File: design/flow/run.sh
#!/bin/bash
# the make line also repeats each setting of config.mk as NAME=value (left out here)
make -C /OpenROAD-flow-scripts/flow DESIGN_CONFIG=/design/flow/config.mk WORK_HOME=/design/flow/orfs CLKGATE_MAP_FILE= finish
File: design/flow/config.mk
export PLATFORM = sky130hd
export DESIGN_NAME = fpmultiplier
export DESIGN_NICKNAME = fpmultiplier
export VERILOG_FILES = /design/flow/design.v
export SDC_FILE = /design/flow/constraint.sdc
export NUM_CORES = 4
export LEC_CHECK = 0
export CAP_MARGIN = 5
export CORE_MARGIN = 2
export CORE_UTILIZATION = 72
export CTS_CLUSTER_DIAMETER = 253
export PLACE_DENSITY = 0.64
export SLEW_MARGIN = 20
File: design/flow/constraint.sdc
create_clock -name core_clock -period 5.86 [get_ports {clock}]
set_input_delay 1.1720 -clock core_clock [delete_from_list [all_inputs] [get_ports {clock}]]
set_output_delay 1.1720 -clock core_clock [all_outputs]
set_load 0.01 [all_outputs]
File: design/flow/design.v
module fpmultiplier (output logic [31:0] product, output logic ready,
		input logic [31:0] a, input logic clock, nreset);
enum {activation, start, loada, loadb, check, special, regularcalculation,carries, final_output}state;
logic [31:0] multi_a, multi_b;
logic [47:0] manti_48bit;
logic [22:0] manti_23bit; 
logic [9:0] expon; 
logic sign;
logic infinite_a,NaN_a,zero_a,infinite_b,NaN_b,zero_b; 
assign  infinite_a = (multi_a[30:23]==8'b11111111)&&(multi_a[22:0]==0);
assign  NaN_a = (multi_a[30:23]==8'b11111111)&&(multi_a[22:0]!=0);
assign  zero_a = (multi_a[30:23]==0);
assign  infinite_b = (multi_b[30:23]==8'b11111111)&&(multi_b[22:0]==0);
assign  NaN_b = (multi_b[30:23]==8'b11111111)&&(multi_b[22:0]!=0);
assign  zero_b = (multi_b[30:23]==0); 
always_ff @(posedge clock, negedge nreset)
if (~nreset)
  begin 
  product <=0;
  multi_a <= 0;
  multi_b <= 0;
  state <= start;
  ready <= 0;
  end
else
begin 
  case (state)
    activation:
           begin
           ready <=1;
           end
    start: 
           begin
           ready <= 0;
           state <= loada;
           end
    loada: 
           begin 
           multi_a <= a;
           state <= loadb;
           end
    loadb: 
           begin
           multi_b <= a;
           state <= check;        
           end
    check:
           begin
           sign <= multi_a[31]^multi_b[31];
           if(NaN_a||infinite_a||zero_a||NaN_b||infinite_b||zero_b)
           state <= special;
           else
           state <= regularcalculation;
           end
    special:
           begin
            state <= final_output;
            if (NaN_a||NaN_b) 
              begin
              expon <= 10'b0011111111;
              manti_23bit <= 1;
              end
            else if (infinite_a||infinite_b) 
              begin
              if (zero_a|zero_b)  
                begin
                expon <= 10'b0011111111;
                manti_23bit <= 1;  
                end
              else 
                begin
                expon <= 10'b0011111111;
                manti_23bit <= 0;
                end
              end
            else 
              begin 
              expon <= 10'b0000000000;
              manti_23bit <= 0;
              end
           end
    regularcalculation:
           begin
           state <= carries;
           sign <= multi_a[31]^multi_b[31];
           manti_48bit <= {1'b1, {multi_a[22:0]}}*{1'b1, {multi_b[22:0]}};
           expon <= {2'b00,multi_a[30:23]}+{2'b00,multi_b[30:23]}-10'd127; 
           end 
    carries:
           begin 
           state <= final_output;
           if (manti_48bit[47]==1)  
             begin
             expon <= expon + 1'b1; 
             manti_48bit <= manti_48bit>>1|{{25{1'b0}},1'b1,{22{1'b0}}}; 
             end
           else
             begin  
             manti_48bit <= manti_48bit|{{25{1'b0}},1'b1,{22{1'b0}}}; 
             end
           end
    final_output:
           begin 
           ready <= 1;
           state <= start;        
           if (NaN_a||infinite_a||zero_a||NaN_b||infinite_b||zero_b)
             product <= {sign,expon[7:0],manti_23bit};
           else if ($signed(expon) >= 255)
             product <= {sign,8'b11111111,23'd0};
           else if ($signed(expon) <= 0)
             product <= {sign,31'd0};
           else 
             product <= {sign,expon[7:0],manti_48bit[45:23]};
           end 
  endcase
end
endmodule
==> metrics.cfg, run 1 <==
[drt]
vias=22599
wl_per_cell_um=28.6
drc_errors=0
drtIter0Drc=3010
antenna_left=0
firstDrtPassIters=15
via_per_inst=6.66
wl_mm=97.0

[timing]
drv_slew=0
finalSetupViolCount=25
worst_hold_slack_ns=0.403
min_period_ns=7.74
period_used_pct=132
rsz0062_at_grt=true
fmax_mhz=129
slew_headroom_pct=7.97
final.setup.tns_ns=-38.16
worst_pin_slew_ns=1.37
report.final.hold_viol_count=0
setup_ws_ns=-1.88
skew_ns=0.0171

[yosys]
ys_sh_simple_pct=14.8
yosysSeqAreaShare_pct=15.3
ys_area_mm2=0.0245
ys.flops=142
syn_inst=2587
synthMostInstantiatedCell=inv_1
synth_top_area_share_pct=39.4
ys_sh_mux_pct=2.21
avgSynthCellArea_um2=9.47
synth_area_mm2=0.0245
synth.distinct_cells=71
ys_warn_count=1
yosys_cells=2587
synth-edff-count=37
async_flop_share_pct=73.9
synthXorXnorAreaFrac_pct=1.04
top_cells_by_area=fa_1, dfrtp_1, ha_1, inv_1, and2_1
synthAdderAreaFrac_pct=48.9
ys_top_logic_family=adder cells
ys_sh_aoi_pct=6.62
flop_cell=dfrtp_1
fp_nets=3289
top_area_cell=fa_1
top_cells_by_count=inv_1, fa_1, nand2_1

[power]
power.internal_mw=1.62
top_power_group=clock
ir_drop_v=0.000192
clkPwrFrac_pct=52.7
p_comb_mw=0.0543
pwr-share-seq_pct=44.9
p_leak_nw=14.9
pwr-share-comb_pct=2.4
p_sw_share_pct=28.0
seq_power_mw=1.01
p_sw_mw=0.629
pg_clk_mw=1.19
p_per_area_mw_per_mm2=73.9

[clock_tree]
clock_path_buffers=2
clk_latency_ns=0.46
cts_buffers=17
cts_tree=built
clkTransAtPathRegs_ns=0.08
cts_root_buffer=clkbuf_16
ctsHtreeMaxLevel=4
cts_sinks=142

[min_path]
min_to=state[3]$_DFF_PN0_
min_path_type=reg2reg
holdCritStartpoint=state[0]$_DFF_PN1_
hold_depth=0

[place]
gp_congestion=0.946
portBuffers=66
pre_cts_ws_ns=-1.42
dp_hpwl_mm=57.2

[critical_path]
crit_fanout=5
crit_path_end=manti_48bit[38]$_DFFE_PP_
slowest_stage=fa_1
cp.required_ns=6.02
regToRegEndpoint=manti_48bit[38]$_DFFE_PP_
cp_num_buf_inv=10
critPathArrivalTime_ns=7.90
worst-path-stages=25
worstSetupPathType=reg2reg
critical-path-top-delay-family=adder cells
cpPeakStageDelay_ns=0.65
cp_common_cell=fa_1
reg2reg_depth=25
crit_path_end_kind=flip-flop
cp-startpoint=multi_b[3]$_DFFE_PN0P_
start_kind=flip-flop
r2r_slack_ns=-1.88
reg2reg_from=multi_b[3]$_DFFE_PN0P_

[die]
die_h_um=189
die-width_um=189
fp_util_pct=73.1
row_count=67
core_mm2=0.0335
die-area_mm2=0.0355
io_pins=67

[global_routing]
antenna_found_initial=12
grt_pass1_wl_mm=130
grt_pass1_vias=23509
grt_max_degree=58
overflow=0
track_usage_pct=49.2

[job]
tool_warnings=33
maxCapViolCount=0

[layout]
syn_to_final_growth_pct=24.3
fillCellCount=1293
nNetsFinal=3625

[run_status]
outcome=finished with violations
violations=setup timing

[metrics by stage]
stage | instance area, um^2 | cells | utilization (%) | power [mW]
3_3_place_gp | 27900 | 3249 | 83.1 | 1.08
3_5_place_dp | 27900 | 3249 | 83.1 | 1.08
5_1_grt | 30400 | 3387 | 90.8 | 2.27
2_1_floorplan | 25500 | 2587 | - | 1.03
4_1_cts | 29900 | 3355 | 89.0 | 2.20
6_report | 30500 | 3395 | 90.8 | 2.25
[final cells by class]
type / instances / area (um^2) / share of cell area, %
tap: 448 / 561 / 1.84
inverter: 612 / 2320 / 7.60
timing repair buffer: 439 / 3990 / 13.1
sequential: 142 / 3800 / 12.5
clock inverter: 15 / 206 / 0.678
clock buffer: 17 / 425 / 1.40
antenna: 11 / 27.5 / 0.0904
multi-input combinational: 1711 / 19100 / 62.8
[timing repair]
item                       CTS  global route
resized                    204            95
pin swaps                   92            89
setup buffers               75            33
setup endpoints to repair   25            25
hold buffers                 0             0
[layer usage]
metal  global-route usage, %  wire, um
met1                    57.6     29000
met2                    76.2     41200
met3                    14.7     15300
met4                    38.7     11400
met5                       0       120
==> inputs of run 2 (changes only) <==
Settings changed: ABC_AREA set to 1, CAP_MARGIN 5 to 20, CELL_PAD_IN_SITES_GLOBAL_PLACEMENT set to 0, CORE_ASPECT_RATIO set to 1.3, CORE_UTILIZATION 72 to 71, CTS_CLUSTER_DIAMETER 253 to unset, CTS_CLUSTER_SIZE set to 79, MAX_ROUTING_LAYER set to met4, PLACE_DENSITY 0.64 to unset, PLACE_DENSITY_LB_ADDON set to 0.16, SETUP_SLACK_MARGIN set to 1.65.
Clock period 5.86 ns to 6.56 ns, I/O delays scaled along.
==> metrics.cfg, run 2 <==
[layout]
layout.cells.non_filler=4053  ; +19%
combGateArea_mm2=0.0190  ; -0.66%
stdcell_area_mm2=0.0313  ; +2.6%
seq_area_mm2=0.00379  ; about the same
syn_to_final_growth_pct=21.4
fillCellCount=1747  ; +35%
nNetsFinal=4234  ; +17%

[place]
portBuffers=66  ; unchanged
gp_congestion=1.04  ; +9.4%
placed_cells=3899  ; +20%
dp_hpwl_mm=61.7  ; +8.0%
place_area_mm2=0.0286  ; +2.5%
pre_cts_ws_ns=-0.110  ; +1.31 ns

[min_path]
min_path_type=reg2reg
holdCritStartpoint=state[0]$_DFF_PN1_
hold_depth=0  ; unchanged
min_to=state[3]$_DFF_PN0_

[critical_path]
r2r_slack_ns=-0.74  ; +1.13 ns
start_kind=flip-flop
critPathArrivalTime_ns=7.50  ; -0.40 ns
worstSetupPathType=reg2reg
crit_path_end=manti_48bit[38]$_DFFE_PP_
cp.required_ns=6.76  ; +0.74 ns
critical-path-top-delay-family=adder cells
cp_common_cell=fa_1
cp_num_buf_inv=9  ; -1
crit_fanout=5  ; unchanged
regToRegEndpoint=manti_48bit[38]$_DFFE_PP_
cpPeakStageDelay_ns=0.83  ; +0.18 ns
slowest_stage=fa_1
crit_path_end_kind=flip-flop
cp-startpoint=multi_a[20]$_DFFE_PN0P_
worst-path-stages=28  ; +12%
reg2reg_depth=28  ; +12%
reg2reg_from=multi_a[20]$_DFFE_PN0P_

[clock_tree]
cts_buffers=17  ; unchanged
hold_buffers=0  ; unchanged
clkTransAtPathRegs_ns=0.07  ; about the same
cts_sinks=142  ; unchanged
cts_root_buffer=clkbuf_16
clock_path_buffers=2  ; unchanged
ctsHtreeMaxLevel=4  ; unchanged
clk_latency_ns=0.47  ; about the same
cts_tree=built

[yosys]
syn_inst=3282  ; +27%
synthXorXnorAreaFrac_pct=0.408  ; -0.63 points
ys.flops=142  ; unchanged
synth_area_mm2=0.0258  ; +5.1%
yosys_cells=3282  ; +27%
avgSynthCellArea_um2=7.85  ; -17%
synthMostInstantiatedCell=inv_1
top_cells_by_area=fa_1, inv_1, nand2_1, dfrtp_1, ha_1
async_flop_share_pct=73.9  ; unchanged
ys_top_logic_family=adder cells
synth_top_area_share_pct=37.5  ; -1.9 points
flop_cell=dfrtp_1
yosysSeqAreaShare_pct=14.5  ; -0.74 points
ys_area_mm2=0.0258  ; +5.1%
ys_warn_count=1  ; unchanged
synth.distinct_cells=43  ; -39%
ys_sh_simple_pct=16.3  ; +1.5 points
synth-edff-count=37  ; unchanged
top_area_cell=fa_1
top_cells_by_count=inv_1, nand2_1, fa_1
ys_sh_mux_pct=0.393  ; -1.8 points
ys_sh_aoi_pct=5.40  ; -1.2 points
fp_nets=3984  ; +21%
synthAdderAreaFrac_pct=46.5  ; -2.4 points

[timing]
fmax_mhz=137  ; +5.9%
worst_hold_slack_ns=0.397  ; -0.00583 ns
period_used_pct=111  ; -21 points
setup_ws_ns=-0.744  ; +1.13 ns
report.final.hold_viol_count=0  ; unchanged
worst_pin_slew_ns=1.18  ; -0.187 ns
drv_slew=0  ; unchanged
rsz0062_at_grt=true
skew_ns=0.0296  ; +0.0125 ns
min_period_ns=7.30  ; -0.433 ns
slew_headroom_pct=21.4  ; +13 points
finalSetupViolCount=25  ; unchanged

[drt]
vias=25624  ; +13%
drtIter0Drc=4298  ; +43%
wl_per_cell_um=24.6  ; -14%
wl_mm=99.7  ; +2.8%
firstDrtPassIters=14  ; -1
drc_errors=0  ; unchanged
antenna_left=0  ; unchanged
via_per_inst=6.32  ; -5.0%

[power]
p_sw_mw=0.462  ; -27%
p_sw_share_pct=23.8  ; -4.2 points
clkPwrFrac_pct=51.3  ; -1.4 points
p_per_area_mw_per_mm2=62.1  ; -16%
top_power_group=clock
seq_power_mw=0.903  ; -10%
p_comb_mw=0.0416  ; -23%
p_leak_nw=18.1  ; +21%
pg_clk_mw=0.996  ; -20%
pwr-share-seq_pct=46.5  ; +1.6 points
power.internal_mw=1.48  ; -8.7%
pwr-share-comb_pct=2.1  ; -0.3 points
ir_drop_v=0.000239  ; +25%

[job]
tool_warnings=31  ; -6.1%
maxCapViolCount=0  ; unchanged

[run_status]
outcome=finished with violations
violations=setup timing

[die]
die-width_um=171  ; -9.3%
die_h_um=221  ; +17%
row_count=79  ; +18%
die-area_mm2=0.0378  ; +6.5%
core_mm2=0.0358  ; +6.7%
fp_util_pct=72.0  ; -1.1 points
io_pins=67  ; unchanged

[global_routing]
overflow=0  ; unchanged
grt_pass1_wl_mm=136  ; +4.5%
grt_pass1_vias=25796  ; +9.7%
track_usage_pct=49.5  ; +0.32 points
grt_max_degree=68  ; +17%
antenna_found_initial=11  ; -1

## run 2: area by class of cell
| class | instances | share of cell area (%) |
|---|---|---|
| timing repair buffer | 359 | 11.0 |
| inverter | 1003 | 12.1 |
| tap | 486 | 1.95 |
| antenna | 22 | 0.176 |
| clock inverter | 11 | 0.332 |
| sequential | 142 | 12.1 |
| multi-input combinational | 2009 | 60.8 |
| clock buffer | 21 | 1.51 |
## run 2: timing repair
| action | in CTS | in global routing |
|---|---|---|
| cloned | 1 | 0 |
| resized | 196 | 181 |
| setup buffers | 56 | 43 |
| pin swaps | 94 | 102 |
| endpoints found under the setup margin | 25 | 25 |
## run 2: layer usage
metal / GRT usage, % / up-vias / part of all wire, % / routed length, um
li1: - / 9963 / - / -
met1: 50.7 / 11888 / 29 / 28800
met2: 74.8 / 2456 / 44 / 44100
met3: 21.4 / 1317 / 14 / 14100
met4: 36.7 / 0 / 13 / 12700
met5: - / - / 0 / 0
## run 2: through the flow
stage / TNS [ns] / utilization [%] / power, mW
floorplan: 0 / - / 0.921
global placement: -0.0499 / 79.8 / 0.958
detailed placement: -0.263 / 79.8 / 0.959
CTS: 0 / 84.6 / 1.92
global route: -18.49 / 87.3 / 1.96
finish: -13.70 / 87.4 / 1.94
==> inputs of run 3 (changes only) <==
Settings changed: CORE_ASPECT_RATIO 1.3 to 0.99, CORE_UTILIZATION 71 to 72, CTS_CLUSTER_SIZE 79 to 24, PLACE_DENSITY_LB_ADDON 0.16 to 0.2, SETUP_SLACK_MARGIN 1.65 to unset.
Clock period 6.56 ns to 5.68 ns, I/O delays scaled along.
==> metrics.cfg, run 3 <==
[run_status]
outcome=aborted with a tool error
stop_stage=5_1_grt

[yosys]
synth.distinct_cells=43  ; unchanged
ys_sh_aoi_pct=5.40  ; unchanged
top_area_cell=fa_1
synthAdderAreaFrac_pct=46.5  ; unchanged
async_flop_share_pct=73.9  ; unchanged
ys_warn_count=1  ; unchanged
top_cells_by_count=inv_1, nand2_1, fa_1
syn_inst=3282  ; unchanged
avgSynthCellArea_um2=7.85  ; unchanged
flop_cell=dfrtp_1
synth_area_mm2=0.0258  ; unchanged
synth-edff-count=37  ; unchanged
yosys_cells=3282  ; unchanged
synthXorXnorAreaFrac_pct=0.408  ; unchanged
ys_area_mm2=0.0258  ; unchanged
synth_top_area_share_pct=37.5  ; unchanged
ys_sh_simple_pct=16.3  ; unchanged
fp_nets=3984  ; unchanged
ys.flops=142  ; unchanged
ys_sh_mux_pct=0.393  ; unchanged
top_cells_by_area=fa_1, inv_1, nand2_1, dfrtp_1, ha_1
synthMostInstantiatedCell=inv_1
ys_top_logic_family=adder cells
yosysSeqAreaShare_pct=14.5  ; unchanged

[die]
die-area_mm2=0.0373  ; -1.4%
io_pins=67  ; unchanged
core_mm2=0.0351  ; -2.0%
row_count=68  ; -14%
die_h_um=192  ; -13%
die-width_um=194  ; +13%
fp_util_pct=73.5  ; +1.5 points

[clock_tree]
clock_path_buffers=2  ; unchanged
hold_buffers=0  ; unchanged
cts_sinks=142  ; unchanged
ctsHtreeMaxLevel=4  ; unchanged
cts_root_buffer=clkbuf_16
cts_buffers=17  ; unchanged

[place]
portBuffers=66  ; unchanged
placed_cells=3945  ; +1.2%
dp_hpwl_mm=68.4  ; +11%
gp_congestion=1.03  ; -0.54%
pre_cts_ws_ns=-0.924  ; -0.814 ns

[run 3: timing repair]
item                                    in CTS
setup buffers                               52
hold endpoints to repair                     0
pin swaps                                   76
endpoints found under the setup margin      25
resized                                    212
[run 3: through the flow]
stage / instance area, um^2 / hold WS (ns)
after CTS: 30800 / 0.399
after floorplan: 26400 / 0.352
after global placement: 29100 / 0.386
after detailed placement: 29100 / 0.392
==> inputs of run 4 (changes only) <==
Settings changed: ABC_AREA 1 to unset, CAP_MARGIN 20 to 15, CELL_PAD_IN_SITES_GLOBAL_PLACEMENT 0 to unset, CORE_ASPECT_RATIO 0.99 to 0.5, CTS_CLUSTER_DIAMETER set to 376, CTS_CLUSTER_SIZE 24 to 97, MAX_ROUTING_LAYER met4 to unset, PLACE_DENSITY set to 0.38, PLACE_DENSITY_LB_ADDON 0.2 to unset, SETUP_SLACK_MARGIN set to -0.57, TNS_END_PERCENT set to 40.
Clock period 5.68 ns to 5.61 ns, I/O delays scaled along.
==> metrics.cfg, run 4 <==
[yosys]
synthMostInstantiatedCell=inv_1
ys_sh_aoi_pct=6.62  ; +1.2 points
ys.flops=142  ; unchanged
ys_warn_count=1  ; unchanged
synthAdderAreaFrac_pct=48.9  ; +2.4 points
syn_inst=2587  ; -21%
top_cells_by_area=fa_1, dfrtp_1, ha_1, inv_1, and2_1
synth_top_area_share_pct=39.4  ; +1.9 points
yosysSeqAreaShare_pct=15.3  ; +0.74 points
synth_area_mm2=0.0245  ; -4.8%
flop_cell=dfrtp_1
synth.distinct_cells=71  ; +65%
synth-edff-count=37  ; unchanged
top_cells_by_count=inv_1, fa_1, nand2_1
ys_sh_simple_pct=14.8  ; -1.5 points
yosys_cells=2587  ; -21%
avgSynthCellArea_um2=9.47  ; +21%
fp_nets=3289  ; -17%
ys_top_logic_family=adder cells
ys_sh_mux_pct=2.21  ; +1.8 points
top_area_cell=fa_1
synthXorXnorAreaFrac_pct=1.04  ; +0.63 points
async_flop_share_pct=73.9  ; unchanged
ys_area_mm2=0.0245  ; -4.8%

[die]
io_pins=67  ; unchanged
fp_util_pct=73.6  ; +0.17 points
die_h_um=134  ; -30%
core_mm2=0.0333  ; -5.0%
row_count=47  ; -31%
die-area_mm2=0.0356  ; -4.5%
die-width_um=265  ; +37%

[critical_path]
r2r_slack_ns=-1.73
critPathArrivalTime_ns=7.56
cpPeakStageDelay_ns=0.74
crit_fanout=4
cp_num_buf_inv=9
reg2reg_from=multi_a[14]$_DFFE_PN0P_
regToRegEndpoint=manti_48bit[47]$_SDFFCE_PP0P_
crit_path_end_kind=flip-flop
cp-startpoint=multi_a[14]$_DFFE_PN0P_
cp.required_ns=5.82
start_kind=flip-flop
reg2reg_depth=25
slowest_stage=fa_2
crit_path_end=manti_48bit[47]$_SDFFCE_PP0P_
worst-path-stages=25
cp_common_cell=fa_1
critical-path-top-delay-family=adder cells
worstSetupPathType=reg2reg

[timing]
final.setup.tns_ns=-35.18
fmax_mhz=136
slew_headroom_pct=33.9
min_period_ns=7.34
finalSetupViolCount=25
worst_pin_slew_ns=0.992
setup_ws_ns=-1.73
rsz0062_at_grt=true
period_used_pct=131
report.final.hold_viol_count=0
drv_slew=0
skew_ns=0.0117

[min_path]
min_to=state[3]$_DFF_PN0_
hold_depth=0
min_path_type=reg2reg
holdCritStartpoint=state[0]$_DFF_PN1_

[global_routing]
grt_pass1_wl_mm=123
grt_pass1_vias=22221
track_usage_pct=46.7
gr-usage-met3_pct=16.0
busiest_layer=met2
antenna_found_initial=2
use_met2_pct=72.2
overflow=0
grt_max_degree=72
gr-usage-met1_pct=56.3

[layout]
combGateArea_mm2=0.0187
syn_to_final_growth_pct=20.6
seq_area_mm2=0.00379
fillCellCount=1532
nNetsFinal=3613

[drt]
wl_mm=80.3
vias=20645
antenna_left=0
drc_errors=0
firstDrtPassIters=6
via_per_inst=6.13
drtIter0Drc=2355
wl_per_cell_um=23.9

[clock_tree]
cts_buffers=17  ; unchanged
clk_latency_ns=0.47
cts_sinks=142  ; unchanged
hold_buffers=0  ; unchanged
clock_path_buffers=2  ; unchanged
cts_root_buffer=clkbuf_16
clkTransAtPathRegs_ns=0.07
ctsHtreeMaxLevel=4  ; unchanged
cts_tree=built

[power]
p_leak_nw=14.7
ir_drop_v=0.000217
p_sw_mw=0.560
pg_clk_mw=1.18
power.internal_mw=1.72
p_comb_mw=0.0475
p_per_area_mw_per_mm2=77.2
p_sw_share_pct=24.5
total_power_mw=2.28
top_power_group=clock
seq_power_mw=1.06
pwr-share-comb_pct=2.1
pwr-share-seq_pct=46.3
clkPwrFrac_pct=51.7

[run_status]
outcome=finished with violations
violations=setup timing

[place]
dp_hpwl_mm=55.9  ; -18%
gp_congestion=0.987  ; -4.1%
portBuffers=66  ; unchanged

[job]
tool_warnings=35
maxCapViolCount=0

==> run 4: metal layers <==
| metal | vias to the layer above | part of all wire [%] | wire length (um) |
|---|---|---|---|
| met5 | - | 0.083 | 67 |
| met4 | 4 | 9.1 | 7330 |
| met3 | 538 | 14 | 10900 |
| met2 | 1484 | 44 | 35000 |
| met1 | 10133 | 34 | 27000 |
| li1 | 8486 | - | - |
==> run 4: layout make-up <==
cell class / instances / area share (%)
multi-input combinational: 1711 / 63.4
sequential: 142 / 12.8
timing repair buffer: 427 / 12.2
inverter: 612 / 7.79
tap: 441 / 1.87
clock buffer: 20 / 1.55
clock inverter: 12 / 0.419
antenna: 1 / 0.00847
==> run 4: timing repair <==
action | 4_1_cts | 5_1_grt
buffers inserted | 60 | 21
endpoints found under the setup margin | 25 | 25
pin swaps | 73 | 36
gates resized | 126 | 54
==> run 4: metrics by stage <==
stage | cell area [um^2] | std cells | utilization [%] | setup WS, ns | hold slack [ns]
finish | 29600 | 3366 | 88.8 | -1.73 | 0.402
global route | 29600 | 3365 | 88.8 | -1.78 | 0.404
CTS | 29200 | 3346 | 87.8 | -1.20 | 0.401
detailed placement | 27700 | 3257 | 83.3 | -1.44 | 0.391
global placement | 27700 | 3257 | 83.3 | -1.34 | 0.391
floorplan | 25300 | 2587 | - | -0.797 | 0.352
==> inputs of run 5 (changes only) <==
Settings changed: CAP_MARGIN 15 to 20, CORE_ASPECT_RATIO 0.5 to unset, CORE_UTILIZATION 72 to 40, CTS_CLUSTER_DIAMETER 376 to unset, CTS_CLUSTER_SIZE 97 to unset, PLACE_DENSITY 0.38 to 0.6, SETUP_SLACK_MARGIN -0.57 to -0.42, TNS_END_PERCENT 40 to unset.
Clock period 5.61 ns to 8.27 ns, I/O delays scaled along.
==> metrics.cfg, run 5 <==
[run_status]
outcome=complete, no violations

[clock_tree]
cts_tree=built
clkTransAtPathRegs_ns=0.07  ; about the same
cts_resized=0  ; -100%
ctsHtreeMaxLevel=4  ; unchanged
cts_sinks=142  ; unchanged
cts_buffers=17  ; unchanged
clk_latency_ns=0.42  ; -0.05 ns
hold_buffers=0  ; unchanged
clock_path_buffers=2  ; unchanged
post_cts_buffers=0  ; -100%
cts_root_buffer=clkbuf_16

[place]
dp_hpwl_mm=52.9  ; -5.4%
gp_congestion=0.920  ; -6.8%
portBuffers=66  ; unchanged
place_area_mm2=0.0261  ; -5.8%

[power]
seq_power_mw=0.716  ; -32%
clkPwrFrac_pct=50.5  ; -1.2 points
p_sw_mw=0.354  ; -37%
top_power_group=clock
p_leak_nw=13.1  ; -11%
pg_clk_mw=0.763  ; -35%
pwr-share-comb_pct=2.1  ; about the same
p_sw_share_pct=23.4  ; -1.1 points
pwr-share-seq_pct=47.4  ; +1.1 points
ir_drop_v=0.000121  ; -44%
power.internal_mw=1.16  ; -33%
p_comb_mw=0.0321  ; -32%
p_per_area_mw_per_mm2=56.6  ; -27%

[drt]
drc_errors=0  ; unchanged
vias=17859  ; -13%
antenna_left=0  ; unchanged
via_per_inst=5.25  ; -14%
firstDrtPassIters=5  ; -1
wl_mm=66.4  ; -17%
wl_per_cell_um=19.5  ; -18%
drtIter0Drc=1135  ; -52%

[critical_path]
path_cells=nand2_1 > fa_1 > inv_1 > fa_1 > inv_1 > fa_1 > fa_1 > inv_1 > fa_1 > fa_1 > inv_1 > fa_1 > inv_1 > ha_1 > nand2_1 > or4_1 > a311oi_2 > a21oi_1 > nor2_1 > a311oi_1 > o31ai_1
r2r_slack_ns=0.74  ; +2.47 ns
cp_num_buf_inv=5  ; -4
reg2reg_from=multi_b[3]$_DFFE_PN0P_
cp-startpoint=multi_b[3]$_DFFE_PN0P_
crit_path_end=manti_48bit[36]$_DFFE_PP_
worst-path-stages=21  ; -16%
critPathArrivalTime_ns=7.77  ; +0.21 ns
crit_path_end_kind=flip-flop
cp_common_cell=fa_1
cp.required_ns=8.50  ; +2.68 ns
start_kind=flip-flop
crit_fanout=24  ; +20
cpPeakStageDelay_ns=1.01  ; +0.27 ns
critical-path-top-delay-family=adder cells
reg2reg_depth=21  ; -16%
regToRegEndpoint=manti_48bit[36]$_DFFE_PP_
slowest_stage=dfrtp_1
worstSetupPathType=reg2reg

[timing]
finalSetupViolCount=0  ; -100%
period_used_pct=91.1  ; -40 points
slew_headroom_pct=24.4  ; -9.4 points
rsz0062_at_grt=false
drv_slew=0  ; unchanged
min_period_ns=7.53  ; +0.190 ns
worst_pin_slew_ns=1.13  ; +0.141 ns
final.setup.tns_ns=0  ; +35.18 ns
report.final.hold_viol_count=0  ; unchanged
skew_ns=0.0169  ; +0.00526 ns
fmax_mhz=133  ; -2.5%

[yosys]
synthAdderAreaFrac_pct=48.9  ; unchanged
top_cells_by_count=inv_1, fa_1, nand2_1
ys_warn_count=1  ; unchanged
avgSynthCellArea_um2=9.47  ; unchanged
async_flop_share_pct=73.9  ; unchanged
yosys_cells=2587  ; unchanged
synth_area_mm2=0.0245  ; unchanged
ys_sh_mux_pct=2.21  ; unchanged
yosysSeqAreaShare_pct=15.3  ; unchanged
synth_top_area_share_pct=39.4  ; unchanged
synth.distinct_cells=71  ; unchanged
fp_nets=3289  ; unchanged
ys_area_mm2=0.0245  ; unchanged
ys_sh_simple_pct=14.8  ; unchanged
ys_top_logic_family=adder cells
top_area_cell=fa_1
synth-edff-count=37  ; unchanged
syn_inst=2587  ; unchanged
top_cells_by_area=fa_1, dfrtp_1, ha_1, inv_1, and2_1
synthMostInstantiatedCell=inv_1
flop_cell=dfrtp_1
ys_sh_aoi_pct=6.62  ; unchanged
synthXorXnorAreaFrac_pct=1.04  ; unchanged
ys.flops=142  ; unchanged

[job]
tool_warnings=28  ; -20%
maxCapViolCount=0  ; unchanged

[die]
fp_util_pct=40.5  ; -33 points
die-width_um=252  ; -5.1%
io_pins=67  ; unchanged
core_mm2=0.0605  ; +82%
die-area_mm2=0.0633  ; +78%
row_count=90  ; +91%
die_h_um=252  ; +87%

[global_routing]
grt_pass1_vias=19551  ; -12%
grt_max_degree=65  ; -9.7%
grt_pass1_wl_mm=108  ; -12%
overflow=0  ; unchanged
track_usage_pct=22.0  ; -25 points
antenna_found_initial=3  ; +1

[layout]
fillCellCount=5856  ; +280%
nNetsFinal=3309  ; -8.4%
stdcell_area_mm2=0.0267  ; -9.7%
syn_to_final_growth_pct=8.95

[min_path]
min_to=state[3]$_DFF_PN0_
holdCritStartpoint=state[0]$_DFF_PN1_
min_path_type=reg2reg
hold_depth=0  ; unchanged

## run 5: metal layers
| layer | routed length (um) | GRT usage (%) | up-vias |
|---|---|---|---|
| met5 | 0 | 0 | - |
| met1 | 27500 | 29.1 | 9312 |
| met4 | 2520 | 8.10 | 0 |
| li1 | - | - | 7859 |
| met3 | 3930 | 2.74 | 117 |
| met2 | 32400 | 37.0 | 571 |
## run 5: per-stage QoR
stage / hold WS [ns] / worst slack, ns / instances / power [mW] / utilization (%)
6_report: 0.396 / 0.736 / 3404 / 1.51 / 44.2
5_1_grt: 0.404 / 0.334 / 3404 / 1.55 / 44.2
4_1_cts: 0.398 / 0.730 / 3402 / 1.52 / 44.2
3_5_place_dp: 0.388 / 0.788 / 3370 / 0.763 / 43.2
3_3_place_gp: 0.386 / 0.856 / 3370 / 0.762 / 43.2
2_1_floorplan: 0.352 / 1.56 / 2587 / 0.731 / -
## run 5: area by class of cell
type | count | area (um^2) | share of cell area (%)
inverter | 612 | 2300 | 8.60
multi-input combinational | 1711 | 18000 | 67.5
tap | 782 | 978 | 3.66
timing repair buffer | 123 | 1090 | 4.07
sequential | 142 | 3740 | 14.0
clock buffer | 18 | 429 | 1.61
clock inverter | 14 | 143 | 0.534
antenna | 2 | 5.00 | 0.0187
==> inputs of run 6 (changes only) <==
Settings changed: ABC_AREA set to 1, CELL_PAD_IN_SITES_GLOBAL_PLACEMENT set to 0, CORE_ASPECT_RATIO set to 0.5, CORE_MARGIN 2 to 4, CORE_UTILIZATION 40 to 63, CTS_CLUSTER_DIAMETER set to 223, CTS_CLUSTER_SIZE set to 99, MAX_ROUTING_LAYER set to met4, PLACE_DENSITY 0.6 to 0.42, SETUP_SLACK_MARGIN -0.42 to 2.32.
Clock period 8.27 ns to 8.18 ns, I/O delays scaled along.
==> metrics.cfg, run 6 <==
[run_status]
outcome=complete, no violations

[die]
fp_util_pct=63.7  ; +23 points
die_h_um=151  ; -40%
core_mm2=0.0404  ; -33%
row_count=52  ; -42%
io_pins=67  ; unchanged
die-width_um=294  ; +17%
die-area_mm2=0.0444  ; -30%

[global_routing]
grt_pass1_vias=22038  ; +13%
antenna_found_initial=0  ; -3
track_usage_pct=36.8  ; +15 points
overflow=0  ; unchanged
grt_pass1_wl_mm=120  ; +12%
grt_max_degree=62  ; -4.6%

[timing]
rsz0062_at_grt=true
skew_ns=0.0142  ; -0.00272 ns
drv_slew=0  ; unchanged
min_period_ns=6.45  ; -1.08 ns
worst_pin_slew_ns=1.13  ; +0.000927 ns
final.setup.tns_ns=0  ; unchanged
fmax_mhz=155  ; +17%
report.final.hold_viol_count=0  ; unchanged
period_used_pct=78.9  ; -12 points
finalSetupViolCount=0  ; unchanged
slew_headroom_pct=23.7  ; -0.76 points
setup_ws_ns=1.73  ; +0.991 ns

[power]
pwr-share-comb_pct=2.0  ; about the same
p_leak_nw=17.4  ; +33%
ir_drop_v=0.000145  ; +20%
p_comb_mw=0.0321  ; about the same
p_sw_share_pct=25.4  ; +2.0 points
top_power_group=clock
seq_power_mw=0.724  ; +1%
total_power_mw=1.59  ; +5.0%
pwr-share-seq_pct=45.6  ; -1.8 points
p_sw_mw=0.404  ; +14%
pg_clk_mw=0.831  ; +8.9%
p_per_area_mw_per_mm2=53.0  ; -6.4%
clkPwrFrac_pct=52.4  ; +1.9 points
power.internal_mw=1.18  ; +2.3%

[drt]
vias=21540  ; +21%
drc_errors=0  ; unchanged
antenna_cells=0  ; -2
wl_per_cell_um=19.7  ; +0.87%
firstDrtPassIters=5  ; unchanged
via_per_inst=5.46  ; +4.0%
wl_mm=77.7  ; +17%
antenna_left=0  ; unchanged
drtIter0Drc=1950  ; +72%

[critical_path]
crit_path_end=manti_48bit[43]$_DFFE_PP_
r2r_slack_ns=1.73  ; +0.99 ns
critical-path-top-delay-family=adder cells
reg2reg_depth=26  ; +24%
regToRegEndpoint=manti_48bit[43]$_DFFE_PP_
cpPeakStageDelay_ns=0.57  ; -0.44 ns
cp_common_cell=fa_1
slowest_stage=fa_2
reg2reg_from=multi_a[5]$_DFFE_PN0P_
cp.required_ns=8.37  ; -0.13 ns
worst-path-stages=26  ; +24%
crit_path_end_kind=flip-flop
cp-startpoint=multi_a[5]$_DFFE_PN0P_
worstSetupPathType=reg2reg
critPathArrivalTime_ns=6.64  ; -1.13 ns
crit_fanout=8  ; -67%
cp_num_buf_inv=8  ; +3
start_kind=flip-flop

[yosys]
top_cells_by_count=inv_1, nand2_1, fa_1
ys_warn_count=1  ; unchanged
yosys_cells=3282  ; +27%
top_cells_by_area=fa_1, inv_1, nand2_1, dfrtp_1, ha_1
fp_nets=3984  ; +21%
top_area_cell=fa_1
ys_sh_simple_pct=16.3  ; +1.5 points
yosysSeqAreaShare_pct=14.5  ; -0.74 points
ys_area_mm2=0.0258  ; +5.1%
syn_inst=3282  ; +27%
synth_top_area_share_pct=37.5  ; -1.9 points
synth_area_mm2=0.0258  ; +5.1%
synth.distinct_cells=43  ; -39%
synth-edff-count=37  ; unchanged
synthXorXnorAreaFrac_pct=0.408  ; -0.63 points
synthMostInstantiatedCell=inv_1
ys_sh_aoi_pct=5.40  ; -1.2 points
synthAdderAreaFrac_pct=46.5  ; -2.4 points
ys_top_logic_family=adder cells
ys.flops=142  ; unchanged
avgSynthCellArea_um2=7.85  ; -17%
async_flop_share_pct=73.9  ; unchanged
flop_cell=dfrtp_1
ys_sh_mux_pct=0.393  ; -1.8 points

[layout]
nNetsFinal=4097  ; +24%
syn_to_final_growth_pct=16.3
stdcell_area_mm2=0.0300  ; +12%
final_util_pct=74.1  ; +30 points

[place]
portBuffers=66  ; unchanged
gp_congestion=0.966  ; +5.0%
dp_hpwl_mm=58.2  ; +10%
place_area_mm2=0.0271  ; +3.6%
pre_cts_ws_ns=1.07  ; +0.285 ns

[job]
maxCapViolCount=0  ; unchanged
tool_warnings=33  ; +18%

[clock_tree]
hold_buffers=0  ; unchanged
clock_path_buffers=2  ; unchanged
cts_sinks=142  ; unchanged
clkTransAtPathRegs_ns=0.07  ; about the same
clk_latency_ns=0.45  ; +0.03 ns
ctsHtreeMaxLevel=4  ; unchanged
cts_tree=built
cts_root_buffer=clkbuf_16
cts_buffers=17  ; unchanged

[min_path]
hold_depth=0  ; unchanged
min_path_type=reg2reg
holdCritStartpoint=state[0]$_DFF_PN1_
min_to=state[3]$_DFF_PN0_

==> run 6: area by class of cell <==
| type | instances | area [um^2] |
|---|---|---|
| inverter | 1003 | 3760 |
| sequential | 142 | 3850 |
| fill | 3090 | 10400 |
| clock inverter | 14 | 159 |
| timing repair buffer | 222 | 2230 |
| multi-input combinational | 2009 | 18800 |
| tap | 540 | 676 |
| clock buffer | 18 | 439 |
==> run 6: repair_timing <==
| item | in CTS | in global routing |
|---|---|---|
| hold endpoints to repair | 0 | 0 |
| setup endpoints to repair | 25 | 25 |
| buffers inserted | 69 | 38 |
| resized | 248 | 126 |
| pin swaps | 50 | 55 |
| gates cloned | 0 | 1 |
==> run 6: metal layers <==
layer | global-route usage, % | vias up | wire length [um]
met5 | - | - | 0
met4 | 11.1 | 0 | 2360
met3 | 12.0 | 184 | 9900
met2 | 54.0 | 1123 | 34000
met1 | 49.4 | 10582 | 31400
li1 | - | 9651 | -
==> run 6: per-stage QoR <==
stage | hold slack, ns | instances
4_1_cts | 0.397 | 3909
5_1_grt | 0.403 | 3948
6_report | 0.398 | 3948
3_5_place_dp | 0.387 | 3808
3_3_place_gp | 0.387 | 3808
2_1_floorplan | 0.352 | 3282
==> inputs of run 7 (changes only) <==
Settings changed: CELL_PAD_IN_SITES_GLOBAL_PLACEMENT 0 to unset, CORE_ASPECT_RATIO 0.5 to 1.29, CORE_MARGIN 4 to 2, CORE_UTILIZATION 63 to 72, CTS_CLUSTER_DIAMETER 223 to unset, CTS_CLUSTER_SIZE 99 to 11, MAX_ROUTING_LAYER met4 to unset, PLACE_DENSITY 0.42 to 0.38, SETUP_SLACK_MARGIN 2.32 to 0.22.
Clock period 8.18 ns to 3.59 ns, I/O delays scaled along.
==> metrics.cfg, run 7 <==
[run_status]
outcome=aborted with a tool error
stop_stage=5_1_grt
error=[ERROR GRT-0232] Routing congestion too high. Check the congestion heatmap in the GUI.

[yosys]
ys_sh_mux_pct=0.393  ; unchanged
synth_area_mm2=0.0258  ; unchanged
top_cells_by_count=inv_1, nand2_1, fa_1
synthMostInstantiatedCell=inv_1
synth_top_area_share_pct=37.5  ; unchanged
synth.distinct_cells=43  ; unchanged
synthAdderAreaFrac_pct=46.5  ; unchanged
async_flop_share_pct=73.9  ; unchanged
yosys_cells=3282  ; unchanged
ys_warn_count=1  ; unchanged
yosysSeqAreaShare_pct=14.5  ; unchanged
ys.flops=142  ; unchanged
ys_top_logic_family=adder cells
avgSynthCellArea_um2=7.85  ; unchanged
flop_cell=dfrtp_1
synth-edff-count=37  ; unchanged
syn_inst=3282  ; unchanged
ys_sh_aoi_pct=5.40  ; unchanged
synthXorXnorAreaFrac_pct=0.408  ; unchanged
ys_area_mm2=0.0258  ; unchanged
ys_sh_simple_pct=16.3  ; unchanged
top_cells_by_area=fa_1, inv_1, nand2_1, dfrtp_1, ha_1
fp_nets=3984  ; unchanged
top_area_cell=fa_1

[clock_tree]
cts_buffers=17  ; unchanged
cts_root_buffer=clkbuf_16
cts_sinks=142  ; unchanged
clock_path_buffers=2  ; unchanged
ctsHtreeMaxLevel=4  ; unchanged

[die]
row_count=78  ; +50%
io_pins=67  ; unchanged
fp_util_pct=73.1  ; +9.4 points
die_h_um=219  ; +45%
die-area_mm2=0.0373  ; -16%
core_mm2=0.0352  ; -13%
die-width_um=171  ; -42%

[place]
gp_congestion=0.994  ; +2.9%
dp_hpwl_mm=63.1  ; +8.4%
placed_cells=3973  ; +4.3%
portBuffers=66  ; unchanged

[global_routing]
overflow=96
track_usage_pct=65.6

==> run 7: repair_timing <==
item | 4_1_cts
setup buffers | 34
cloned | 1
pin swaps | 63
resized | 168
hold buffers | 0
setup endpoints to repair | 25
==> run 7: metal layers <==
layer,track usage (%),overflow
met5,22.1,0
met1,65.8,2
met2,88.1,46
met4,59.5,46
met3,44.8,2
==> run 7: per-stage QoR <==
step                      hold slack (ns)  setup TNS [ns]  area (um^2)  worst slack, ns
after floorplan                     0.352          -53.76        26500            -2.21
after global placement              0.387          -70.55        29200            -3.05
after detailed placement            0.389          -72.86        29200            -3.15
after CTS                           0.242          -67.48        30700            -2.76
==> inputs of run 8 (changes only) <==
Settings changed: ABC_AREA 1 to unset, CORE_ASPECT_RATIO 1.29 to unset, CORE_UTILIZATION 72 to 64, CTS_CLUSTER_SIZE 11 to 66, HOLD_SLACK_MARGIN set to -0.09, PLACE_DENSITY 0.38 to 0.6, SETUP_SLACK_MARGIN 0.22 to unset, TNS_END_PERCENT set to 5.
Clock period 3.59 ns to 5.93 ns, I/O delays scaled along.
==> metrics.cfg, run 8 <==
[timing]
report.final.hold_viol_count=0
worst_pin_slew_ns=1.03
slew_headroom_pct=31.3
worst_hold_slack_ns=0.408
period_used_pct=116
finalSetupViolCount=25
final.setup.tns_ns=-18.88
rsz0062_at_grt=true
fmax_mhz=146
setup_ws_ns=-0.937
drv_slew=0
skew_ns=0.0217
min_period_ns=6.87

[power]
p_sw_mw=0.507
pg_clk_mw=1.04
seq_power_mw=0.999
clkPwrFrac_pct=49.8
pwr-share-seq_pct=47.9
ir_drop_v=0.000237
p_sw_share_pct=24.3
top_power_group=clock
power.internal_mw=1.58
p_leak_nw=14.4
p_per_area_mw_per_mm2=72.3
p_comb_mw=0.0480
pwr-share-comb_pct=2.3

[drt]
wl_per_cell_um=20.7
via_per_inst=5.64
drc_errors=0
wl_mm=69.8
antenna_left=0
vias=18951
drtIter0Drc=1186
firstDrtPassIters=5

[critical_path]
cp.required_ns=6.08
cp_common_cell=fa_1
worst-path-stages=23
regToRegEndpoint=manti_48bit[32]$_DFFE_PP_
reg2reg_from=multi_a[9]$_DFFE_PN0P_
path_cells=buf_4 > and2_4 > fa_1 > fa_1 > inv_1 > fa_1 > inv_1 > fa_1 > inv_1 > fa_1 > inv_1 > fa_1 > inv_1 > fa_1 > inv_2 > ha_4 > nand2_4 > or4_4 > a311oi_4 > a21oi_4 > o31ai_4 > xnor2_1 > o21ai_1
crit_path_end_kind=flip-flop
critical-path-top-delay-family=adder cells
critPathArrivalTime_ns=7.02
slowest_stage=fa_1
start_kind=flip-flop
cpPeakStageDelay_ns=0.54
reg2reg_depth=23
r2r_slack_ns=-0.94
crit_path_end=manti_48bit[32]$_DFFE_PP_
cp_num_buf_inv=7
crit_fanout=4
cp-startpoint=multi_a[9]$_DFFE_PN0P_
worstSetupPathType=reg2reg

[yosys]
flop_cell=dfrtp_1
fp_nets=3289  ; -17%
ys.flops=142  ; unchanged
syn_inst=2587  ; -21%
avgSynthCellArea_um2=9.47  ; +21%
synthAdderAreaFrac_pct=48.9  ; +2.4 points
synthMostInstantiatedCell=inv_1
top_cells_by_area=fa_1, dfrtp_1, ha_1, inv_1, and2_1
ys_warn_count=1  ; unchanged
synthXorXnorAreaFrac_pct=1.04  ; +0.63 points
async_flop_share_pct=73.9  ; unchanged
top_area_cell=fa_1
synth_area_mm2=0.0245  ; -4.8%
ys_sh_aoi_pct=6.62  ; +1.2 points
ys_top_logic_family=adder cells
ys_sh_mux_pct=2.21  ; +1.8 points
synth.distinct_cells=71  ; +65%
yosys_cells=2587  ; -21%
synth-edff-count=37  ; unchanged
ys_area_mm2=0.0245  ; -4.8%
yosysSeqAreaShare_pct=15.3  ; +0.74 points
top_cells_by_count=inv_1, fa_1, nand2_1
ys_sh_simple_pct=14.8  ; -1.5 points
synth_top_area_share_pct=39.4  ; +1.9 points

[global_routing]
overflow=0
grt_pass1_vias=20350
antenna_found_initial=1
track_usage_pct=37.5
grt_max_degree=72
grt_pass1_wl_mm=111

[layout]
combGateArea_mm2=0.0184
nNetsFinal=3539
syn_to_final_growth_pct=17.8
fillCellCount=2708
seq_area_mm2=0.00378
layout.cells.non_filler=3363
final_util_pct=76.6

[clock_tree]
clk_latency_ns=0.44
cts_buffers=17  ; unchanged
clock_path_buffers=2  ; unchanged
clkTransAtPathRegs_ns=0.08
cts_root_buffer=clkbuf_16
cts_tree=built
ctsHtreeMaxLevel=4  ; unchanged
hold_buffers=0  ; unchanged
cts_sinks=142  ; unchanged

[die]
core_mm2=0.0377  ; +6.9%
io_pins=67  ; unchanged
row_count=71  ; -9.0%
fp_util_pct=65.1  ; -8.0 points
die-width_um=200  ; +17%
die_h_um=200  ; -8.7%
die-area_mm2=0.0399  ; +6.9%

[run_status]
outcome=finished with violations
violations=setup timing

[place]
dp_hpwl_mm=57.0  ; -9.6%
gp_congestion=0.974  ; -2.0%
portBuffers=66  ; unchanged
placed_cells=3310  ; -17%

[min_path]
holdCritStartpoint=state[0]$_DFF_PN1_
min_to=state[3]$_DFF_PN0_
min_path_type=reg2reg
hold_depth=0

[job]
maxCapViolCount=0
tool_warnings=33

[run 8: layout make-up]
class	count	area share [%]
repair buffers	353	11.0
diodes	2	0.0173
flip-flops and latches	142	13.1
well taps	511	2.21
clock buffers	18	1.52
inverters	612	7.96
clock inverters	14	0.412
multi-input cells	1711	63.8
[run 8: metal layers]
metal	vias to the layer above	routed length, um	global-route usage (%)	share of wire, %
met5	-	0	0	0
met2	721	33600	61.7	48
met3	167	4480	4.76	6.4
li1	8333	-	-	-
met1	9730	27500	49.5	39
met4	0	4150	18.6	5.9
[run 8: stage by stage]
step / worst slack, ns / total power, mW / cell area [um^2]
finish: -0.937 / 2.09 / 28900
global placement: -0.938 / 1.07 / 27900
global route: -1.12 / 2.14 / 28900
detailed placement: -1.03 / 1.07 / 27900
floorplan: -0.481 / 1.02 / 25000
CTS: -0.907 / 2.09 / 28700
[run 8: timing repair]
item,CTS,global route
pin swaps,14,13
resized,29,33
buffers inserted,16,3
endpoints found under the setup margin,25,25
==> inputs of run 9 (changes only) <==
Settings changed: ABC_AREA set to 1, CORE_UTILIZATION 64 to 72, CTS_CLUSTER_DIAMETER set to 379, CTS_CLUSTER_SIZE 66 to 100, HOLD_SLACK_MARGIN -0.09 to unset, TNS_END_PERCENT 5 to unset.
Clock period 5.93 ns to 5.63 ns, I/O delays scaled along.
==> metrics.cfg, run 9 <==
[place]
placed_cells=3937  ; +19%
gp_congestion=1.01  ; +3.5%
dp_hpwl_mm=65.1  ; +14%
portBuffers=66  ; unchanged

[yosys]
ys.flops=142  ; unchanged
ys_sh_simple_pct=16.3  ; +1.5 points
fp_nets=3984  ; +21%
synth.distinct_cells=43  ; -39%
synthXorXnorAreaFrac_pct=0.408  ; -0.63 points
ys_top_logic_family=adder cells
synth_area_mm2=0.0258  ; +5.1%
synthMostInstantiatedCell=inv_1
yosys_cells=3282  ; +27%
syn_inst=3282  ; +27%
synth-edff-count=37  ; unchanged
ys_sh_mux_pct=0.393  ; -1.8 points
synth_top_area_share_pct=37.5  ; -1.9 points
synthAdderAreaFrac_pct=46.5  ; -2.4 points
ys_area_mm2=0.0258  ; +5.1%
top_cells_by_count=inv_1, nand2_1, fa_1
yosysSeqAreaShare_pct=14.5  ; -0.74 points
top_cells_by_area=fa_1, inv_1, nand2_1, dfrtp_1, ha_1
avgSynthCellArea_um2=7.85  ; -17%
ys_warn_count=1  ; unchanged
flop_cell=dfrtp_1
top_area_cell=fa_1
ys_sh_aoi_pct=5.40  ; -1.2 points
async_flop_share_pct=73.9  ; unchanged

[clock_tree]
cts_buffers=17  ; unchanged
clock_path_buffers=2  ; unchanged
cts_root_buffer=clkbuf_16
cts_sinks=142  ; unchanged
hold_buffers=0  ; unchanged
ctsHtreeMaxLevel=4  ; unchanged

[die]
io_pins=67  ; unchanged
core_mm2=0.0354  ; -6.0%
die_h_um=193  ; -3.3%
die-area_mm2=0.0373  ; -6.5%
row_count=69  ; -2.8%
fp_util_pct=72.8  ; +7.7 points
die-width_um=193  ; -3.3%

[run_status]
outcome=aborted with a tool error
error=[ERROR GRT-0232] Routing congestion too high. Check the congestion heatmap in the GUI.
stop_stage=5_1_grt

[global_routing]
overflow=128
track_usage_pct=75.0

==> run 9: metal layers <==
layer  track usage [%]  GRT overflow
met1              76.3            15
met4              61.3            29
met2              90.5            75
met5              54.1             0
met3              64.0             9
==> run 9: what timing repair did <==
item / CTS
buffers inserted: 69
cloned: 0
gates resized: 190
endpoints found under the setup margin: 25
pin swaps: 76
==> run 9: metrics by stage <==
stage	setup slack [ns]	cell area [um^2]
after floorplan	-0.168	26500
after global placement	-0.899	29000
after detailed placement	-0.946	29000
after CTS	-0.747	30700
==> inputs of run 10 (changes only) <==
Settings changed: ABC_AREA 1 to unset, CAP_MARGIN 20 to 35, CELL_PAD_IN_SITES_DETAIL_PLACEMENT set to 0, CORE_UTILIZATION 72 to 23, CTS_CLUSTER_DIAMETER 379 to unset, CTS_CLUSTER_SIZE 100 to unset, GPL_ROUTABILITY_DRIVEN set to 0, PLACE_DENSITY 0.6 to unset, PLACE_DENSITY_LB_ADDON set to 0.08, SETUP_SLACK_MARGIN set to 0.6, TNS_END_PERCENT set to 90.
Clock period 5.63 ns to 7.55 ns, I/O delays scaled along.
==> metrics.cfg, run 10 <==
[die]
io_pins=67  ; unchanged
die_h_um=330  ; +71%
die-width_um=330  ; +71%
fp_util_pct=23.2  ; -50 points
core_mm2=0.106  ; +200%
die-area_mm2=0.109  ; +190%
row_count=119  ; +72%

[global_routing]
grt_pass1_vias=19801
antenna_found_initial=4
grt_max_degree=56
overflow=0
grt_pass1_wl_mm=131
track_usage_pct=16.6

[power]
p_sw_share_pct=29.0
seq_power_mw=0.784
p_sw_mw=0.514
p_per_area_mw_per_mm2=60.8
p_leak_nw=13.8
pwr-share-comb_pct=2.4
top_power_group=clock
clkPwrFrac_pct=53.3
pwr-share-seq_pct=44.2
p_comb_mw=0.0434
ir_drop_v=0.000116
total_power_mw=1.77
power.internal_mw=1.26
pg_clk_mw=0.944

[yosys]
synth.distinct_cells=71  ; +65%
ys_sh_mux_pct=2.21  ; +1.8 points
fp_nets=3289  ; -17%
synth_area_mm2=0.0245  ; -4.8%
top_cells_by_area=fa_1, dfrtp_1, ha_1, inv_1, and2_1
ys_top_logic_family=adder cells
async_flop_share_pct=73.9  ; unchanged
top_cells_by_count=inv_1, fa_1, nand2_1
top_area_cell=fa_1
synth_top_area_share_pct=39.4  ; +1.9 points
avgSynthCellArea_um2=9.47  ; +21%
ys_warn_count=1  ; unchanged
ys.flops=142  ; unchanged
syn_inst=2587  ; -21%
ys_sh_aoi_pct=6.62  ; +1.2 points
yosys_cells=2587  ; -21%
synthAdderAreaFrac_pct=48.9  ; +2.4 points
synthMostInstantiatedCell=inv_1
ys_area_mm2=0.0245  ; -4.8%
synthXorXnorAreaFrac_pct=1.04  ; +0.63 points
synth-edff-count=37  ; unchanged
yosysSeqAreaShare_pct=15.3  ; +0.74 points
ys_sh_simple_pct=14.8  ; -1.5 points
flop_cell=dfrtp_1

[critical_path]
regToRegEndpoint=manti_48bit[42]$_DFFE_PP_
path_cells=buf_12 > nand2_1 > fa_1 > inv_1 > fa_1 > inv_1 > fa_1 > fa_1 > inv_1 > fa_2 > fa_1 > inv_1 > fa_1 > inv_1 > ha_4 > nand2_1 > nor4_4 > buf_4 > o211ai_4 > a21bo_4 > buf_4 > a2111oi_4 > o211ai_1 > o311a_1
worst-path-stages=24
critical-path-top-delay-family=adder cells
cp.required_ns=7.80
crit_path_end_kind=flip-flop
reg2reg_depth=24
crit_fanout=18
cpPeakStageDelay_ns=0.57
start_kind=flip-flop
r2r_slack_ns=0.55
worstSetupPathType=reg2reg
cp_num_buf_inv=8
crit_path_end=manti_48bit[42]$_DFFE_PP_
cp_common_cell=fa_1
slowest_stage=fa_1
critPathArrivalTime_ns=7.25
reg2reg_from=multi_a[14]$_DFFE_PN0P_
cp-startpoint=multi_a[14]$_DFFE_PN0P_

[timing]
drv_slew=0
finalSetupViolCount=0
period_used_pct=92.8
slew_headroom_pct=43.8
worst_pin_slew_ns=0.844
final.setup.tns_ns=0
worst_hold_slack_ns=0.401
rsz0062_at_grt=true
min_period_ns=7.00
fmax_mhz=143
report.final.hold_viol_count=0
skew_ns=0.0339

[drt]
drc_errors=0
drtIter0Drc=767
wl_mm=87.1
vias=17633
antenna_left=0
via_per_inst=4.26
firstDrtPassIters=5
wl_per_cell_um=21.0

[layout]
fillCellCount=11278
nNetsFinal=3436
stdcell_area_mm2=0.0291
syn_to_final_growth_pct=18.9
final_util_pct=27.6

[clock_tree]
clock_path_buffers=2  ; unchanged
hold_buffers=0  ; unchanged
cts_sinks=142  ; unchanged
clkTransAtPathRegs_ns=0.09
cts_buffers=17  ; unchanged
ctsHtreeMaxLevel=4  ; unchanged
cts_tree=built
cts_root_buffer=clkbuf_16
clk_latency_ns=0.51

[place]
place_area_mm2=0.0276  ; -4.6%
portBuffers=66  ; unchanged
dp_hpwl_mm=71.7  ; +10%

[min_path]
hold_depth=0
holdCritStartpoint=state[0]$_DFF_PN1_
min_path_type=reg2reg
min_to=state[3]$_DFF_PN0_

[run_status]
outcome=complete, no violations

[job]
maxCapViolCount=0
tool_warnings=30

run 10: final cells by class:
class | count | area, um^2 | share of cell area, %
Multi-Input combinational cell | 1711 | 18300 | 62.9
Clock inverter | 15 | 206 | 0.708
Tap cell | 1391 | 1740 | 5.97
Timing Repair Buffer | 250 | 2330 | 8.00
Antenna cell | 1 | 2.50 | 0.00859
Sequential cell | 142 | 3800 | 13.0
Clock buffer | 17 | 425 | 1.46
Inverter | 612 | 2320 | 7.96
run 10: timing repair:
| item | 4_1_cts | 5_1_grt |
|---|---|---|
| pin swaps | 11 | 24 |
| cloned | 1 | 0 |
| resized | 78 | 42 |
| setup endpoints to repair | 24 | 24 |
| buffers inserted | 24 | 18 |
run 10: per-layer routing:
layer / global-route usage [%] / vias up / part of all wire (%)
met4: 4.63 / 0 / 2.5
met2: 28.8 / 186 / 50
li1: - / 8122 / -
met1: 22.1 / 9249 / 46
met5: 0 / - / 0
met3: 1.41 / 76 / 1.5
run 10: per-stage QoR:
| step | worst slack [ns] | std cells |
|---|---|---|
| after CTS | 0.481 | 4119 |
| after global placement | 0.0154 | 4059 |
| final | 0.547 | 4139 |
| after global routing | 0.326 | 4139 |
| after detailed placement | 0.0125 | 4062 |
| after floorplan | 0.840 | 2587 |
==> inputs of run 11 (changes only) <==
Settings changed: ABC_AREA set to 0, CAP_MARGIN 35 to 20, CELL_PAD_IN_SITES_GLOBAL_PLACEMENT set to 1, CORE_UTILIZATION 23 to 15, GPL_ROUTABILITY_DRIVEN 0 to 1, GPL_TIMING_DRIVEN set to 0, PLACE_DENSITY_LB_ADDON 0.08 to 0.15, SETUP_SLACK_MARGIN 0.6 to unset, TNS_END_PERCENT 90 to unset.
Clock period 7.55 ns to 9.96 ns, I/O delays scaled along.
==> metrics.cfg, run 11 <==
[run_status]
outcome=complete, no violations

[min_path]
min_to=state[6]$_DFF_PN0_
holdCritStartpoint=state[3]$_DFF_PN0_
min_path_type=reg2reg
hold_depth=0  ; unchanged

[critical_path]
crit_path_end_kind=flip-flop
start_kind=flip-flop
cp_common_cell=fa_1
path_cells=clkbuf_1 > clkbuf_1 > nand2_1 > fa_1 > inv_1 > fa_1 > inv_1 > fa_1 > inv_1 > fa_1 > fa_1 > fa_1 > inv_1 > fa_1 > inv_1 > ha_1 > a21oi_1 > nand4b_1 > a31oi_1 > a2111oi_2 > a21boi_0 > o21ai_0 > nand2_1 > a311oi_1
reg2reg_depth=24  ; unchanged
reg2reg_from=multi_a[7]$_DFFE_PN0P_
critical-path-top-delay-family=adder cells
critPathArrivalTime_ns=9.84  ; +2.59 ns
regToRegEndpoint=manti_48bit[46]$_SDFFCE_PP1P_
r2r_slack_ns=0.34  ; -0.21 ns
cp-startpoint=multi_a[7]$_DFFE_PN0P_
slowest_stage=a2111oi_2
cp_num_buf_inv=7  ; -1
worstSetupPathType=reg2reg
worst-path-stages=24  ; unchanged
crit_fanout=10  ; -8
cp.required_ns=10.18  ; +2.38 ns
crit_path_end=manti_48bit[46]$_SDFFCE_PP1P_
cpPeakStageDelay_ns=1.01  ; +0.44 ns

[yosys]
synthMostInstantiatedCell=inv_1
yosysSeqAreaShare_pct=15.3  ; unchanged
synth-edff-count=37  ; unchanged
ys_top_logic_family=adder cells
synthXorXnorAreaFrac_pct=1.04  ; unchanged
syn_inst=2587  ; unchanged
synth_top_area_share_pct=39.4  ; unchanged
ys_sh_simple_pct=14.8  ; unchanged
top_cells_by_count=inv_1, fa_1, nand2_1
ys_warn_count=1  ; unchanged
synthAdderAreaFrac_pct=48.9  ; unchanged
yosys_cells=2587  ; unchanged
ys_sh_aoi_pct=6.62  ; unchanged
top_area_cell=fa_1
synth_area_mm2=0.0245  ; unchanged
ys_sh_mux_pct=2.21  ; unchanged
ys_area_mm2=0.0245  ; unchanged
async_flop_share_pct=73.9  ; unchanged
top_cells_by_area=fa_1, dfrtp_1, ha_1, inv_1, and2_1
avgSynthCellArea_um2=9.47  ; unchanged
ys.flops=142  ; unchanged
fp_nets=3289  ; unchanged
flop_cell=dfrtp_1
synth.distinct_cells=71  ; unchanged

[drt]
vias=17769  ; +0.77%
drc_errors=0  ; unchanged
firstDrtPassIters=4  ; -1
drtIter0Drc=973  ; +27%
via_per_inst=3.65  ; -14%
wl_per_cell_um=22.3  ; +6.1%
wl_mm=109  ; +25%
antenna_left=0  ; unchanged

[clock_tree]
cts_resized=0  ; -100%
cts_sinks=142  ; unchanged
cts_buffers=17  ; unchanged
clk_latency_ns=0.48  ; -0.03 ns
hold_buffers=0  ; unchanged
clkTransAtPathRegs_ns=0.07  ; -0.02 ns
cts_tree=built
post_cts_buffers=0  ; -100%
cts_root_buffer=clkbuf_16
clock_path_buffers=2  ; unchanged
ctsHtreeMaxLevel=4  ; unchanged

[job]
tool_warnings=28  ; -6.7%
maxCapViolCount=0  ; unchanged

[die]
core_mm2=0.163  ; +54%
fp_util_pct=15.1  ; -8.1 points
io_pins=67  ; unchanged
die-width_um=408  ; +24%
die_h_um=408  ; +24%
row_count=148  ; +24%
die-area_mm2=0.167  ; +53%

[layout]
final_util_pct=17.6  ; -10 points
nNetsFinal=3377  ; -1.7%
layout.cells.non_filler=4870  ; +18%
syn_to_final_growth_pct=16.5

[power]
seq_power_mw=0.595  ; -24%
p_sw_share_pct=24.9  ; -4.1 points
ir_drop_v=0.000127  ; +9.6%
p_leak_nw=13.0  ; -5.8%
pg_clk_mw=0.649  ; -31%
p_sw_mw=0.318  ; -38%
clkPwrFrac_pct=50.9  ; -2.4 points
pwr-share-seq_pct=46.7  ; +2.5 points
top_power_group=clock
pwr-share-comb_pct=2.4  ; about the same
p_comb_mw=0.0309  ; -29%
power.internal_mw=0.957  ; -24%
p_per_area_mw_per_mm2=44.6  ; -27%

[timing]
slew_headroom_pct=19.5  ; -24 points
skew_ns=0.0160  ; -0.0179 ns
report.final.hold_viol_count=0  ; unchanged
worst_pin_slew_ns=1.21  ; +0.363 ns
fmax_mhz=104  ; -27%
drv_slew=0  ; unchanged
min_period_ns=9.62  ; +2.62 ns
worst_hold_slack_ns=0.375  ; -0.0256 ns
period_used_pct=96.6  ; +3.9 points
finalSetupViolCount=0  ; unchanged
rsz0062_at_grt=false

[place]
dp_hpwl_mm=89.8  ; +25%
portBuffers=66  ; unchanged
gp_congestion=0.811
placed_cells=4830  ; +19%

[global_routing]
grt_max_degree=67  ; +20%
gr-usage-met1_pct=18.3  ; -3.8 points
grt_pass1_wl_mm=154  ; +17%
antenna_found_initial=20  ; +16
overflow=0  ; unchanged
use_met2_pct=21.7  ; -7.1 points
gr-usage-met3_pct=1.65  ; +0.23 points
track_usage_pct=13.2  ; -3.4 points
grt_pass1_vias=19825  ; +0.12%
busiest_layer=met2

run 11: layout make-up:
type | count | area [um^2]
tap | 2175 | 2720
multi-input combinational | 1711 | 18000
inverter | 612 | 2300
fill | 18523 | 134000
clock buffer | 23 | 488
buffer | 122 | 464
sequential | 142 | 3740
timing repair buffer | 69 | 732
clock inverter | 9 | 75.1
antenna | 7 | 17.5
run 11: per-layer routing:
| layer | part of all wire, % | vias to the layer above |
|---|---|---|
| met3 | 3.4 | 65 |
| met1 | 47 | 9427 |
| met5 | 0 | - |
| met2 | 47 | 268 |
| met4 | 2.5 | 0 |
| li1 | - | 8009 |
run 11: through the flow:
step | total power [mW] | worst slack, ns | setup TNS (ns) | area [um^2]
5_1_grt | 1.33 | 0.0469 | 0 | 28500
3_5_place_dp | 0.639 | 0.542 | 0 | 28000
3_3_place_gp | 0.638 | -0.485 | -11.58 | 27900
2_1_floorplan | 0.607 | 3.25 | 0 | 24500
6_report | 1.27 | 0.337 | 0 | 28600
4_1_cts | 1.31 | 0.470 | 0 | 28500
Power is estimated from default activity; no workload was simulated.
